JK:
// cpu_8b
module cpu_8b(
    input wire clk,
    input wire rst,
    output wire halt,
    output wire mem_we,
    output wire [7:0] mem_addr,
    output wire [7:0] mem_wdata,
    input wire [7:0] mem_rdata
);
Size: roughly 47 flip-flops, about 28 I/O pins.
export LEC_CHECK = 0
export ABC_AREA = 1
export CAP_MARGIN = 20
export CORE_MARGIN = 2
export CORE_UTILIZATION = 72
export CTS_CLUSTER_DIAMETER = 103
export CTS_CLUSTER_SIZE = 78
export HOLD_SLACK_MARGIN = -0.1
export PLACE_DENSITY_LB_ADDON = 0.2
export SLEW_MARGIN = 20
create_clock -name core_clock -period 3.37 [get_ports {clk}]
run.sh (not shown) runs the stock make flow with config.mk's settings and CLKGATE_MAP_FILE=.
Stage in which a tool error killed JK: global routing (5_1_grt).
diff inputs: JK => MS
==> flow/config.mk <==
export PLATFORM = sky130hd
export DESIGN_NAME = cpu_8b
export DESIGN_NICKNAME = cpu_8b
export VERILOG_FILES = /design/flow/design.v
export SDC_FILE = /design/flow/constraint.sdc
export NUM_CORES = 4
export LEC_CHECK = 0
export CAP_MARGIN = 20
export CORE_MARGIN = 2
export CORE_UTILIZATION = 65
export SLEW_MARGIN = 20
==> flow/constraint.sdc <==
create_clock -name core_clock -period 4.1 [get_ports {clk}]
set_input_delay 0.8200 -clock core_clock [delete_from_list [all_inputs] [get_ports {clk}]]
set_output_delay 0.8200 -clock core_clock [all_outputs]
set_load 0.01 [all_outputs]
### Flow results
MS did not stop at any stage, and its layout met the timing, DRC and antenna checks.
Going from JK to MS, die size rose 9.9%, chip area in the Yosys report has decreased, share of the yosys chip area belonging to registers held steady.
Summary — pre-CTS setup slack, MS relative to JK: higher, by 99 ps.


The RTL this note starts from:
==> flow/design.v <==
module control_unit(
    input wire [7:0] instr,          
    input wire [2:0] state,          
    input wire zf,                   
    input wire reset,                
    output reg [2:0] next_state,     
    output reg pc_we,                
    output reg pc_sel,               
    output reg pc_jmp_sel,           
    output reg [3:0] pc_offset,      
    output reg addr_sel,             
    output reg [3:0] addr_offset,    
    output reg mem_sel,              
    output reg mem_we,               
    output reg [2:0] alu_opcode,     
    output reg alu_sel_a,            
    output reg alu_sel_b,            
    output reg alu_we,               
    output reg zf_we,                
    output reg ir_we,                
    output reg a_sel,                
    output reg a_we,                 
    output reg b_sel,                
    output reg b_we,                 
    output reg halt                  
);
    localparam ADD    = 3'b000;
    localparam AND    = 3'b001;
    localparam NOT    = 3'b010;
    localparam LOAD   = 3'b011;
    localparam STORE  = 3'b100;
    localparam JUMP   = 3'b101;
    localparam JUMPz  = 3'b110;
    localparam HALT   = 3'b111;
    localparam FETCH      = 3'b000; 
    localparam DECODE     = 3'b001;
    localparam EXECUTE    = 3'b010;
    localparam MEMORY     = 3'b011;
    localparam WRITEBACK  = 3'b100;
    localparam HALT_STATE = 3'b101;
    localparam IDLE       = 3'b110;
    always @(*) begin
        pc_we = 0;               
        pc_sel = 0;              
        pc_jmp_sel = 0;          
        pc_offset = 4'b0000;     
        addr_sel = 0;            
        addr_offset = 4'b0000;   
        mem_sel = 0;             
        mem_we = 0;              
        alu_opcode = 3'b000;     
        alu_sel_a = 0;           
        alu_sel_b = 0;           
        alu_we = 0;              
        zf_we = 0;               
        ir_we = 0;               
        a_sel = 0;               
        a_we = 0;                
        b_sel = 0;               
        b_we = 0;                
        halt = 0;                
        next_state = FETCH;      
        if (reset) begin
            next_state = FETCH;      
        end
        else begin
            case (state)
                FETCH: begin                     
                    next_state = DECODE;         
                    pc_we = 1;                   
                    ir_we = 1;                   
                end
                DECODE: begin    
                    case (instr[7:5])       
                        ADD, AND, NOT, JUMP, JUMPz: begin
                            next_state = EXECUTE;       
                        end
                        LOAD, STORE: begin
                            next_state = MEMORY;
                        end
                        HALT: begin
                            next_state = HALT_STATE;
                        end
                    endcase
                end
                EXECUTE: begin                           
                    case (instr[7:5])
                        ADD, AND: begin
                            alu_opcode = instr[7:5];     
                            alu_sel_a = instr[3];        
                            alu_sel_b = instr[2];        
                            alu_we = 1;                  
                            zf_we = 1;                   
                            next_state = WRITEBACK;
                        end
                        NOT: begin
                            alu_opcode = instr[7:5];     
                            alu_sel_a = instr[3];        
                            alu_we = 1;                  
                            zf_we = 1;                   
                            next_state = WRITEBACK;
                        end
                        JUMP: begin
                            pc_jmp_sel = instr[4];       
                            pc_offset = instr[3:0];      
                            pc_sel = 1;                  
                            pc_we = 1;                   
                            next_state = IDLE;
                        end
                        JUMPz: begin
                            if (zf == 1) begin
                                pc_jmp_sel = instr[4];   
                                pc_offset = instr[3:0];  
                                pc_sel = 1;              
                                pc_we = 1;               
                            end
                            next_state = IDLE;
                        end
                    endcase
                end
                MEMORY: begin                                    
                    case (instr[7:5])
                        LOAD: begin
                            addr_offset = instr[3:0];    
                            addr_sel = 1;                
                            next_state = WRITEBACK;
                        end
                        STORE: begin
                            addr_offset = instr[3:0];    
                            addr_sel = 1;                
                            mem_sel = instr[4];          
                            mem_we = 1;                  
                            next_state = IDLE;
                        end
                    endcase
                end
                WRITEBACK: begin                         
                    case (instr[7:5])
                        ADD, AND, NOT: begin
                            if (instr[4] == 0) begin
                                a_sel = 1;               
                                a_we = 1;                
                            end else begin
                                b_sel = 1;               
                                b_we = 1;                
                            end
                            next_state = FETCH;
                        end
                        LOAD: begin
                            if (instr[4] == 0) begin
                                a_we = 1;            
                            end else begin
                                b_we = 1;            
                            end
                            next_state = FETCH;
                        end
                    endcase
                end 
                HALT_STATE: begin
                    halt = 1;
                    next_state = HALT_STATE;
                end
                IDLE: begin
                    next_state = FETCH;
                end
            endcase
        end
    end
endmodule
module alu(
    input wire [2:0] opcode,         
    input wire [7:0] a,              
    input wire [7:0] b,              
    output reg [7:0] y,              
    output reg zf                    
);
    localparam ADD = 3'b000;         
    localparam AND = 3'b001;         
    localparam NOT = 3'b010;         
always @(*) begin
    zf = 0;
    case (opcode)
        ADD: begin             
            y = a + b;
        end
        AND: begin              
            y = a & b;
        end
        NOT: begin              
            y = ~a;
        end
        default: begin               
            y = 8'b00000000;
        end
    endcase
    if (y == 8'b00000000) begin
        zf = 1;
    end
end
endmodule
module register #(
    parameter WIDTH = 8
)(
    input wire clk,                  
    input wire rst,                  
    input wire we,                   
    input wire [WIDTH-1:0] d,        
    output reg [WIDTH-1:0] q         
);
    always @(posedge clk) begin      
        if (rst) begin
            q <= {WIDTH{1'b0}};      
        end else if (we) begin
            q <= d;                  
        end
    end
endmodule
module mux_2to1 (
    input wire [7:0] in0,    
    input wire [7:0] in1,    
    input wire sel,          
    output wire [7:0] out    
);
    assign out = sel ? in1 : in0;
endmodule
module adder(
    input wire [7:0] a,
    input wire [7:0] b,
    output wire [7:0] sum
);
    assign sum = a + b;
endmodule
module zext(
    input wire [3:0] in,
    output wire [7:0] out
);
assign out = {4'b0000, in};
endmodule
module cpu_8b(
    input wire clk,
    input wire rst,
    output wire halt,
    output wire mem_we,
    output wire [7:0] mem_addr,
    output wire [7:0] mem_wdata,
    input wire [7:0] mem_rdata
);
    wire [7:0] mem_d_i;
    wire [7:0] mem_d_o;
    assign mem_wdata = mem_d_i;
    assign mem_d_o = mem_rdata;
    wire [2:0] alu_opcode;
    wire [7:0] alu_a;
    wire [7:0] alu_b;
    wire a_we;
    wire [7:0] a_reg_i;
    wire [7:0] a_reg_o;
    wire b_we;
    wire [7:0] b_reg_i;
    wire [7:0] b_reg_o;
    wire alu_we;
    wire [7:0] alu_res_next;
    wire [7:0] alu_res;
    wire zf_we;
    wire zf_next;
    wire zf;
    wire ir_we;
    wire [7:0] instr;
    wire [2:0] next_state;
    wire [2:0] state;
    wire pc_we;
    wire [7:0] pc_next;
    wire [7:0] pc;
    wire alu_sel_a;
    wire alu_sel_b;
    wire a_sel;
    wire b_sel;
    wire mem_sel;
    wire [7:0] offset_addr;
    wire addr_sel;
    wire [7:0] addr_offset_zext;
    wire [3:0] addr_offset;
    wire [3:0] pc_offset;
    wire [7:0] pc_offset_zext;
    wire [7:0] inc_pc;
    wire [7:0] new_pc;
    wire pc_sel;
    wire [7:0] jmp_reg_val;
    wire pc_jmp_sel;
    control_unit cpu_control(
        .instr(instr),
        .state(state),
        .zf(zf),
        .reset(rst),
        .next_state(next_state),
        .pc_we(pc_we),
        .pc_sel(pc_sel),
        .pc_jmp_sel(pc_jmp_sel),
        .pc_offset(pc_offset),
        .addr_sel(addr_sel),
        .addr_offset(addr_offset),
        .mem_sel(mem_sel),
        .mem_we(mem_we),
        .alu_opcode(alu_opcode),
        .alu_sel_a(alu_sel_a),
        .alu_sel_b(alu_sel_b),
        .alu_we(alu_we),
        .zf_we(zf_we),
        .ir_we(ir_we),
        .a_sel(a_sel),
        .a_we(a_we),
        .b_sel(b_sel),
        .b_we(b_we),
        .halt(halt)
    );
    alu alu_unit(
        .opcode(alu_opcode),
        .a(alu_a),
        .b(alu_b),
        .y(alu_res_next),
        .zf(zf_next)
    );
    register #(.WIDTH(8)) a_register(
        .clk(clk),
        .rst(rst),
        .we(a_we),
        .d(a_reg_i),
        .q(a_reg_o)
    );
    register #(.WIDTH(8)) b_register(
        .clk(clk),
        .rst(rst),
        .we(b_we),
        .d(b_reg_i),
        .q(b_reg_o)
    );
    register #(.WIDTH(8)) alu_register(
        .clk(clk),
        .rst(rst),
        .we(alu_we),
        .d(alu_res_next),
        .q(alu_res)
    );
    register #(.WIDTH(1)) zf_register(
        .clk(clk),
        .rst(rst),
        .we(zf_we),
        .d(zf_next),
        .q(zf)
    );
    register #(.WIDTH(8)) instruction_register(
        .clk(clk),
        .rst(rst),
        .we(ir_we),
        .d(mem_d_o),
        .q(instr)
    );
    register #(.WIDTH(3)) state_register(
        .clk(clk),
        .rst(rst),
        .we(1'b1),
        .d(next_state),
        .q(state)
    );
    register #(.WIDTH(8)) program_counter(
        .clk(clk),
        .rst(rst),
        .we(pc_we),
        .d(pc_next),
        .q(pc)
    );
    mux_2to1 alu_a_mux(
        .in0(a_reg_o),
        .in1(b_reg_o),
        .sel(alu_sel_a),
        .out(alu_a)
    );
    mux_2to1 alu_b_mux(
        .in0(a_reg_o),
        .in1(b_reg_o),
        .sel(alu_sel_b),
        .out(alu_b)
    );
    mux_2to1 a_register_mux(
        .in0(mem_d_o),
        .in1(alu_res),
        .sel(a_sel),
        .out(a_reg_i)
    );
    mux_2to1 b_register_mux(
        .in0(mem_d_o),
        .in1(alu_res),
        .sel(b_sel),
        .out(b_reg_i)
    );
    mux_2to1 mem_data_mux(
        .in0(a_reg_o),
        .in1(b_reg_o),
        .sel(mem_sel),
        .out(mem_d_i)
    );
    mux_2to1 mem_addr_mux(
        .in0(pc),
        .in1(offset_addr),
        .sel(addr_sel),
        .out(mem_addr)
    );
    adder addr_adder(
        .a(addr_offset_zext),
        .b(pc),
        .sum(offset_addr)
    );
    zext addr_zext(
        .in(addr_offset),
        .out(addr_offset_zext)
    );
    zext pc_zext(
        .in(pc_offset),
        .out(pc_offset_zext)
    );
    mux_2to1 pc_mux(
        .in0(inc_pc),
        .in1(new_pc),
        .sel(pc_sel),
        .out(pc_next)
    );
    adder inc_pc_adder(
        .a(pc),
        .b(8'b00000001),
        .sum(inc_pc)
    );
    adder new_pc_adder(
        .a(pc_offset_zext),
        .b(jmp_reg_val),
        .sum(new_pc)
    );
    mux_2to1 jump_mux(
        .in0(a_reg_o),
        .in1(b_reg_o),
        .sel(pc_jmp_sel),
        .out(jmp_reg_val)
    );
endmodule
clock: 3.22 ns
lec_check: 0
abc_area: 1
cap_margin: 20
core_aspect_ratio: 1.07
core_margin: 2
core_utilization: 72
cts_cluster_diameter: 108
cts_cluster_size: 80
gpl_routability_driven: 1
gpl_timing_driven: 1
max_routing_layer: met4
place_density_lb_addon: 0.28
slew_margin: 35
The starting point stopped in 5_1_grt, error GRT-0232.
Change:
CORE_UTILIZATION = 41   (was 72)
CTS_CLUSTER_SIZE = default   (was 80)
GPL_TIMING_DRIVEN = 0   (was 1)
PLACE_DENSITY_LB_ADDON = 0.15   (was 0.28)
clock period = 5.66 ns   (was 3.22 ns; I/O delays follow)
The new run finished with timing, DRC and antenna clean.
Synthesized area is unchanged.
Die area rises by well over a third.
Synthesized cell count is unchanged.
Change:
ABC_AREA = 0   (was 1)
CORE_UTILIZATION = 60   (was 41)
CTS_CLUSTER_SIZE = 98   (was default)
GPL_TIMING_DRIVEN = 1   (was 0)
TNS_END_PERCENT = 30   (was default)
What happened: The new run produced a clean layout; flip-flop count does not change; final area shrinks by 2.1%; global-route usage grows by 6.6 points; via count shrinks by 6.8%; setup slack loses 0.15 ns; total power shrinks by 3.0%.
Change:
ABC_AREA = 1   (was 0)
CORE_UTILIZATION = 72   (was 60)
CTS_CLUSTER_SIZE = default   (was 98)
HOLD_SLACK_MARGIN = -0.08   (was default)
PLACE_DENSITY_LB_ADDON = 0.04   (was 0.15)
SETUP_SLACK_MARGIN = 0.44   (was default)
SLEW_MARGIN = 5   (was 35)
TNS_END_PERCENT = 40   (was 30)
clock period = 1.79 ns   (was 5.66 ns; I/O delays follow)
The new run stopped in 3_5_place_dp.
Die area came out lower by 16%.
Synthesized cell count came out higher by 24%.
Synthesized area came out higher by 0.31%.
Change:
CORE_UTILIZATION = 60   (was 72)
CTS_CLUSTER_SIZE = 98   (was default)
HOLD_SLACK_MARGIN = default   (was -0.08)
PLACE_DENSITY = 0.35   (was default)
PLACE_DENSITY_LB_ADDON = default   (was 0.04)
SETUP_SLACK_MARGIN = 0.85   (was 0.44)
SLEW_MARGIN = 35   (was 5)
TNS_END_PERCENT = 30   (was 40)
clock period = 5.66 ns   (was 1.79 ns; I/O delays follow)
Result: The new run completed without violations. Area after synthesis is unchanged. Die size climbs by about 20%. Synthesized cell count stays the same.


job 8492:
// cpu_8b: RTL as listed in full above, without the edits since
make LEC_CHECK=0 ABC_AREA=1 CAP_MARGIN=20 CORE_ASPECT_RATIO=1.07 CORE_MARGIN=2 CORE_UTILIZATION=72 CTS_CLUSTER_DIAMETER=108 GPL_ROUTABILITY_DRIVEN=1 GPL_TIMING_DRIVEN=1 HOLD_SLACK_MARGIN=-0.08 MAX_ROUTING_LAYER=met4 PLACE_DENSITY_LB_ADDON=0.21 SLEW_MARGIN=5 TNS_END_PERCENT=40 finish   # period 1.89 ns
Job 8492 failed in detailed placement with DPL-0033.
### job 8492 -> job 6612
- changing CORE_UTILIZATION from 72 to 70
- changing PLACE_DENSITY_LB_ADDON from 0.21 to 0.15
- setting CTS_CLUSTER_SIZE to 98 for the first time
- changing SLEW_MARGIN from 5 to 35
- changing TNS_END_PERCENT from 40 to 30
- removing HOLD_SLACK_MARGIN (formerly -0.08)
- changing the clock period (ns, I/O delays scaled along) from 1.89 to 5.66
### Flow results
Reported for job 8492 and job 6612, post-synthesis compound-gate area fraction turned out identical to the last digit. [job 6612] final estimated routing congestion in global placement fell 1.1% relative to job 8492. Compared with job 8492, die span in y in job 6612 increased slightly. Looking at job 8492 and job 6612, the xor/xnor cell area share of the yosys netlist is a wash. Die width (job 6612 over job 8492): increase, about 1.3%. Of job 8492 and job 6612, only job 6612 finishes the flow clean. Job 8492 | ERROR | detailed placement.
Here is what was changed in the inputs of job 7547 compared with job 6612.
- SETUP_SLACK_MARGIN: unset -> 0.47
- PLACE_DENSITY_LB_ADDON: 0.15 -> 0.21
- CORE_UTILIZATION: 70 -> 72
- TNS_END_PERCENT: 30 -> 40
- CTS_CLUSTER_SIZE: 98 -> unset
- HOLD_SLACK_MARGIN: unset -> -0.08
- SLEW_MARGIN: 35 -> 5
- the clock period (ns, I/O delays scaled along): 5.66 -> 1.79
Findings:
Job 7547 did not run to completion, as it errored out during detailed placement. From job 6612 to job 7547, post-synth tally of flip-flops with integrated enable did not move at all. Starting density of the core ended up 3.8 points higher on job 7547 than on job 6612. | die span in x | lower: job 7547 |. Against job 6612, core box area in job 7547 came out better. Relative to job 6612, the vertical extent of the die measured on job 7547 has decreased slightly. Reported for job 7547 and job 6612, area after synthesis turned out identical to the last digit. Re chip area estimate from yosys synthesis: no difference whatsoever between job 7547 and job 6612. Looking at total die size, job 7547 sits 150 µm² lower than job 6612 does. Compared with job 6612, job 7547 shows placer's final routability congestion estimate that has gone up by a little under 10%.
Power is estimated from default activity; no workload was simulated.
